## cpu
module cpu 
	(output wire [7:0] address,
	 output wire [7:0] to_memory,
	 output wire write,
	 input wire [7:0] from_memory, 
     input wire clk, reset);
clock: 6.73 ns
lec_check: 0
cap_margin: 20
cell_pad_in_sites_global_placement: 2
core_aspect_ratio: 1.03
core_margin: 5
core_utilization: 40
cts_cluster_diameter: 169
cts_cluster_size: 53
gpl_routability_driven: 1
gpl_timing_driven: 0
min_routing_layer: met1
place_density_lb_addon: 0.25
slew_margin: 5
tns_end_percent: 15
run.sh (not shown) runs the stock make flow with config.mk's settings and CLKGATE_MAP_FILE=.
The baseline completed without violations.
Then changed:
CELL_PAD_IN_SITES_GLOBAL_PLACEMENT = default   (was 2)
CORE_ASPECT_RATIO = default   (was 1.03)
CORE_MARGIN = 2   (was 5)
CORE_UTILIZATION = 72   (was 40)
CTS_CLUSTER_DIAMETER = default   (was 169)
CTS_CLUSTER_SIZE = default   (was 53)
GPL_ROUTABILITY_DRIVEN = default   (was 1)
GPL_TIMING_DRIVEN = default   (was 0)
MIN_ROUTING_LAYER = default   (was met1)
PLACE_DENSITY = 0.65   (was default)
PLACE_DENSITY_LB_ADDON = default   (was 0.25)
SLEW_MARGIN = 20   (was 5)
TNS_END_PERCENT = default   (was 15)
clock period = 3.38 ns   (was 6.73 ns; I/O delays follow)
What happened: The new run finished with negative setup slack left; die area shrinks by 48%; hold slack loses 0.16 ns; synthesized area is unchanged; final area went up by 0.77%; global-route usage increases by 19 points; non-clock buffer count went down by 10; setup slack gets worse by 1.8 ns.
Then changed:
CORE_UTILIZATION = 64   (was 72)
PLACE_DENSITY = default   (was 0.65)
clock period = 4.03 ns   (was 3.38 ns; I/O delays follow)
What happened: The changed run produced a clean layout. Clock-buffer cell count stays the same. Register-to-register slack is better by 0.32 ns. Wire length falls by 2.1%. Final cell count went up by 0.32%. First-iteration DRC count goes down by 12%.
Then changed:
CORE_UTILIZATION = 23   (was 64)
clock period = 5.51 ns   (was 4.03 ns; I/O delays follow)
What happened: Routed wire length climbs by 2.5%. Final area rose by 2.0%.
Then changed:
ABC_AREA = 1   (was default)
CORE_UTILIZATION = 68   (was 23)
clock period = 5.17 ns   (was 5.51 ns; I/O delays follow)
Effect: Routed wire length went down by 17%. Synthesized cell count came out higher by 16%. Via count rose by 1.8%. Utilization climbs by 48 points. Final cell count falls by 6.5%. Sequential cell count stays the same. Setup slack improved by 0.19 ns. Design area drops by 7.1%. Clock skew increases by 0.011 ns. Global-route usage went up by 24 points.

## violet
cpu again, from the RTL that the note above started with.
export LEC_CHECK = 0
export CAP_MARGIN = 20
export CELL_PAD_IN_SITES_DETAIL_PLACEMENT = 0
export CORE_ASPECT_RATIO = 0.5
export CORE_MARGIN = 2
export CORE_UTILIZATION = 69
export CTS_CLUSTER_DIAMETER = 339
export CTS_CLUSTER_SIZE = 88
export MIN_ROUTING_LAYER = met1
export PLACE_DENSITY = 0.41
export SLEW_MARGIN = 20
export TNS_END_PERCENT = 15
create_clock -name core_clock -period 8.14 [get_ports {clk}]
diff inputs: violet => lagoon
Settings: GPL_ROUTABILITY_DRIVEN: unset -> 1; CTS_CLUSTER_SIZE: 88 -> 49; SETUP_SLACK_MARGIN: unset -> 2.42; ABC_AREA: unset -> 1; CELL_PAD_IN_SITES_GLOBAL_PLACEMENT: unset -> 0; MIN_ROUTING_LAYER: met1 -> met2; CORE_ASPECT_RATIO: 0.5 -> 1.65; PLACE_DENSITY: 0.41 -> 0.76; CELL_PAD_IN_SITES_DETAIL_PLACEMENT: 0 -> 2; GPL_TIMING_DRIVEN: unset -> 1; TNS_END_PERCENT: 15 -> unset; CORE_UTILIZATION: 69 -> 54.
Findings:
- lagoon never completed; the flow aborted with a tool error in detailed placement (3_5_place_dp).
- The higher floorplan utilization came out of violet.
- [lagoon] die area rose 21% relative to violet
- Against violet, synthesized cell area in lagoon fell by a few percent.
Changes in zinc relative to lagoon:
Settings: a deleted MIN_ROUTING_LAYER that had been met2; a deleted CTS_CLUSTER_DIAMETER that had been 339; a deleted CORE_ASPECT_RATIO that had been 1.65; a deleted CTS_CLUSTER_SIZE that had been 49; a deleted PLACE_DENSITY that had been 0.76; a deleted ABC_AREA that had been 1; a deleted CELL_PAD_IN_SITES_DETAIL_PLACEMENT that had been 2; a deleted GPL_TIMING_DRIVEN that had been 1; a deleted SETUP_SLACK_MARGIN that had been 2.42; a deleted GPL_ROUTABILITY_DRIVEN that had been 1; a deleted CELL_PAD_IN_SITES_GLOBAL_PLACEMENT that had been 0; a change of CORE_UTILIZATION from 54 to 40; a change of the clock period (ns, I/O delays scaled along) from 8.14 to 8.0.
[summary]
- zinc has completed all stages; timing, DRC and antenna checks passed.
- In the summary table, lagoon is marked failed, with error DPL-0033 raised in detailed placement (3_5_place_dp).
- Looking at largest non-sequential cell family by area, the AND-OR/OR-AND gates result is from zinc; the simple AND/OR/NAND/NOR gates one comes from lagoon.
- Summary of zinc over lagoon: area of the core has increased, chip area from the yosys synthesis statistics has increased, number of distinct standard cells referenced by the synthesized netlist has increased, floorplan die width has increased.
Setup changes, zinc to yarrow
Settings: setting PLACE_DENSITY to 0.39 for the first time; changing CORE_UTILIZATION from 40 to 47; setting TNS_END_PERCENT to 15 for the first time; changing SLEW_MARGIN from 20 to 15; setting CTS_CLUSTER_DIAMETER to 339 for the first time; setting CTS_CLUSTER_SIZE to 17 for the first time.
==> results <==
Summary of yarrow over zinc: logic area about even.
| wire length | lower: zinc |
The setup slack of yarrow is larger than that of zinc.
The number of non-filler instances in the completed layout of yarrow falls short of that of zinc by 15.
Area used by sequential logic in the layout: yarrow vs zinc identical
Compared with zinc, yarrow shows a lower final period demand of the worst path.
Modified inputs, sierra compared to yarrow
Settings: CORE_UTILIZATION: 47 -> 40; SLEW_MARGIN: 15 -> 20; CELL_PAD_IN_SITES_GLOBAL_PLACEMENT: unset -> 2; CTS_CLUSTER_SIZE: 17 -> 53; PLACE_DENSITY: 0.39 -> unset; TNS_END_PERCENT: 15 -> unset; CTS_CLUSTER_DIAMETER: 339 -> unset.
Summary of sierra over yarrow: logic depth of the worst path, buffers included did not really move, final net count stayed essentially flat.
Inputs modified between sierra and quartz:
Settings: changing CORE_UTILIZATION from 40 to 45; setting MIN_ROUTING_LAYER to met2 for the first time; setting GPL_ROUTABILITY_DRIVEN to 1 for the first time; setting CTS_CLUSTER_DIAMETER to 221 for the first time; setting ABC_AREA to 1 for the first time; setting SETUP_SLACK_MARGIN to 1.0 for the first time; setting PLACE_DENSITY_LB_ADDON to 0.11 for the first time; changing CTS_CLUSTER_SIZE from 53 to 11; setting CORE_ASPECT_RATIO to 0.61 for the first time; changing CAP_MARGIN from 20 to 10; changing CELL_PAD_IN_SITES_GLOBAL_PLACEMENT from 2 to 1.
- Status(quartz) = ERROR, stage = global routing (5_1_grt)
- quartz vs sierra: summed standard-cell area reported by yosys down in quartz
- Going from sierra to quartz, arithmetic-cell share of the synthesized area counting full adders, half adders and majority gates went up, synthesized cell count shows an increase of 127, area of the placeable core has decreased.

run 4:
cpu again, from the RTL that the note above started with.
Settings: LEC_CHECK=0, CAP_MARGIN=20, CORE_ASPECT_RATIO=0.5, CORE_MARGIN=2, CORE_UTILIZATION=67, CTS_CLUSTER_DIAMETER=339, CTS_CLUSTER_SIZE=10, PLACE_DENSITY=0.39, SETUP_SLACK_MARGIN=1.81, SLEW_MARGIN=15, TNS_END_PERCENT=5; clock period 8.0 ns.
Every stage of the flow completed for run 4, and the final layout passed the timing, DRC and antenna checks.
The following lists how run 2 was set up differently from run 4:
# run 4
export LEC_CHECK = 0
export CAP_MARGIN = 20
export CORE_ASPECT_RATIO = 0.5
export CORE_MARGIN = 2
export CORE_UTILIZATION = 67
export CTS_CLUSTER_DIAMETER = 339
export CTS_CLUSTER_SIZE = 10
export PLACE_DENSITY = 0.39
export SETUP_SLACK_MARGIN = 1.81
export SLEW_MARGIN = 15
export TNS_END_PERCENT = 5
create_clock -name core_clock -period 8.0 [get_ports {clk}]
# run 2
export LEC_CHECK = 0
export CAP_MARGIN = 20
export CORE_MARGIN = 2
export CORE_UTILIZATION = 47
export CTS_CLUSTER_DIAMETER = 339
export CTS_CLUSTER_SIZE = 12
export PLACE_DENSITY = 0.39
export SETUP_SLACK_MARGIN = 1.92
export SLEW_MARGIN = 15
export TNS_END_PERCENT = 5
create_clock -name core_clock -period 8.0 [get_ports {clk}]
### Flow results
Measured against run 4, the total routed wirelength of run 2 comes out at 1.05 times the reference value. The non-clock buffer contribution to total cell area of run 2 falls short of that of run 4 by 0.25 points. Between run 2 and run 4, the sequential share of cell area does not differ in any meaningful way. Changes observed in run 2 relative to run 4: area growth from synthesis to layout now larger, delay contributed by the slowest stage of the critical path now smaller, met1 usage now smaller, count of input and output buffers comparable.

## job 101
cpu again, from the RTL that the note above started with.
// cpu
module cpu 
	(output wire [7:0] address,
	 output wire [7:0] to_memory,
	 output wire write,
	 input wire [7:0] from_memory, 
     input wire clk, reset);
==> flow/config.mk <==
export PLATFORM = sky130hd
export DESIGN_NAME = cpu
export DESIGN_NICKNAME = cpu
export VERILOG_FILES = /design/flow/design.v
export SDC_FILE = /design/flow/constraint.sdc
export NUM_CORES = 4
export LEC_CHECK = 0
export CAP_MARGIN = 20
export CELL_PAD_IN_SITES_DETAIL_PLACEMENT = 0
export CORE_ASPECT_RATIO = 1.14
export CORE_MARGIN = 2
export CORE_UTILIZATION = 72
export CTS_CLUSTER_DIAMETER = 339
export MIN_ROUTING_LAYER = met1
export PLACE_DENSITY_LB_ADDON = 0.28
export SETUP_SLACK_MARGIN = 0.7
export SLEW_MARGIN = 20
==> flow/constraint.sdc <==
create_clock -name core_clock -period 4.73 [get_ports {clk}]
set_input_delay 0.9460 -clock core_clock [delete_from_list [all_inputs] [get_ports {clk}]]
set_output_delay 0.9460 -clock core_clock [all_outputs]
set_load 0.01 [all_outputs]
Edits applied to the flow inputs when going from job 101 to job 102:
Settings: removing SETUP_SLACK_MARGIN (formerly 0.7); setting CTS_CLUSTER_SIZE to 15 for the first time; setting ABC_AREA to 1 for the first time; changing PLACE_DENSITY_LB_ADDON from 0.28 to 0.08; changing the clock period (ns, I/O delays scaled along) from 4.73 to 3.09.
## What came out
- A class of the tightest hold or removal check of primary input to asynchronous set/reset pin is what job 102 shows, while flip-flop to flip-flop belongs to job 101.
- Job 102 vs job 101: average wire per standard cell down
- In job 102 relative to job 101, synthesized instance count had gone up by more than 10%.
- [compare] base=job 101 new=job 102: number of placed I/O pins closely matched the old numbers; number of non-filler instances in the completed layout increased by about 20% relative to the old numbers; final routed wirelength across all metal layers decreased by 2.1 mm relative to the old numbers; clock sink total closely matched the old numbers.
- Job 102 ended with less and-or/or-and share of the synthesized area than job 101.
- Average size of a mapped cell delta for job 102 relative to job 101: 17% lower
Modified inputs, job 103 compared to job 102
Settings: CELL_PAD_IN_SITES_DETAIL_PLACEMENT no longer set, was 0; CTS_CLUSTER_DIAMETER now 93, was 339; CTS_CLUSTER_SIZE no longer set, was 15; CORE_ASPECT_RATIO no longer set, was 1.14; PLACE_DENSITY_LB_ADDON no longer set, was 0.08; ABC_AREA no longer set, was 1; MIN_ROUTING_LAYER no longer set, was met1; the clock period (ns, I/O delays scaled along) now 3.58, was 3.09.
==> comparison <==
- Job 102 → job 103: number of nets in the layout shrank by about 14%, global-route wire length before repair grew by 16%, portion of the layout cell area used by clock cells held steady, detailed-routing iteration count for the pre-antenna-repair pass shrank by 9.
- Job 102 has completed all stages; timing, DRC and antenna checks passed.
- To summarise job 103: no stage aborted, but the layout did not pass its checks, failing on setup timing.
Edits applied to the flow inputs when going from job 103 to job 104:
Settings: CORE_UTILIZATION changed from 72 to 63; CTS_CLUSTER_SIZE newly set to 42; CTS_CLUSTER_DIAMETER removed (was 93); the clock period (ns, I/O delays scaled along) changed from 3.58 to 2.84.
### Flow results
Job 104: it failed during global routing (5_1_grt), and the tool reported GRT-0232.
Area reported by Yosys stat across job 103 and job 104: no real change.
Job 104 vs job 103 — area of the die climbed by more than 10%
Job 104 vs job 103: die width up by a few percent
Going from job 103 to job 104, weighted congestion reported at the end of routability-driven placement dropped 2.5%, placement-stage worst setup slack dropped 0.40 ns, post-place instance area climbed 13%.
Job 104 ends up with a floorplan-stage core utilization that is 11 points lower than in job 103.
Job 103 → job 104: estimated wirelength of the detail-placed design rose by 16%; floorplan net count stayed essentially flat.
Measured against each other, job 103 and job 104 differ in total number of placement rows, the higher figure coming from job 104.
Reported for job 103 and job 104, count of hold-fix buffers inserted at cts turned out identical to the last digit.
Here is what was changed in the inputs of job 105 compared with job 104.
Settings: CORE_UTILIZATION now 70, was 63; TNS_END_PERCENT now 5, previously not set; the clock period (ns, I/O delays scaled along) now 3.21, was 2.84.
[summary]
The flow completed for job 105, but it is not clean: the layout still shows setup timing. Summary of the comparison: setup slack after placement is higher in job 105, relative to job 104. Sort job 104 and job 105 by number of gates resized after CTS desc -> top: job 104. Number of hold buffers added after CTS: job 105 vs job 104, no meaningful difference. From job 104 to job 105 the numbers moved as follows: die size -about 10%, chip width -5.1 um, total cell area at the placement stage -about 8%.
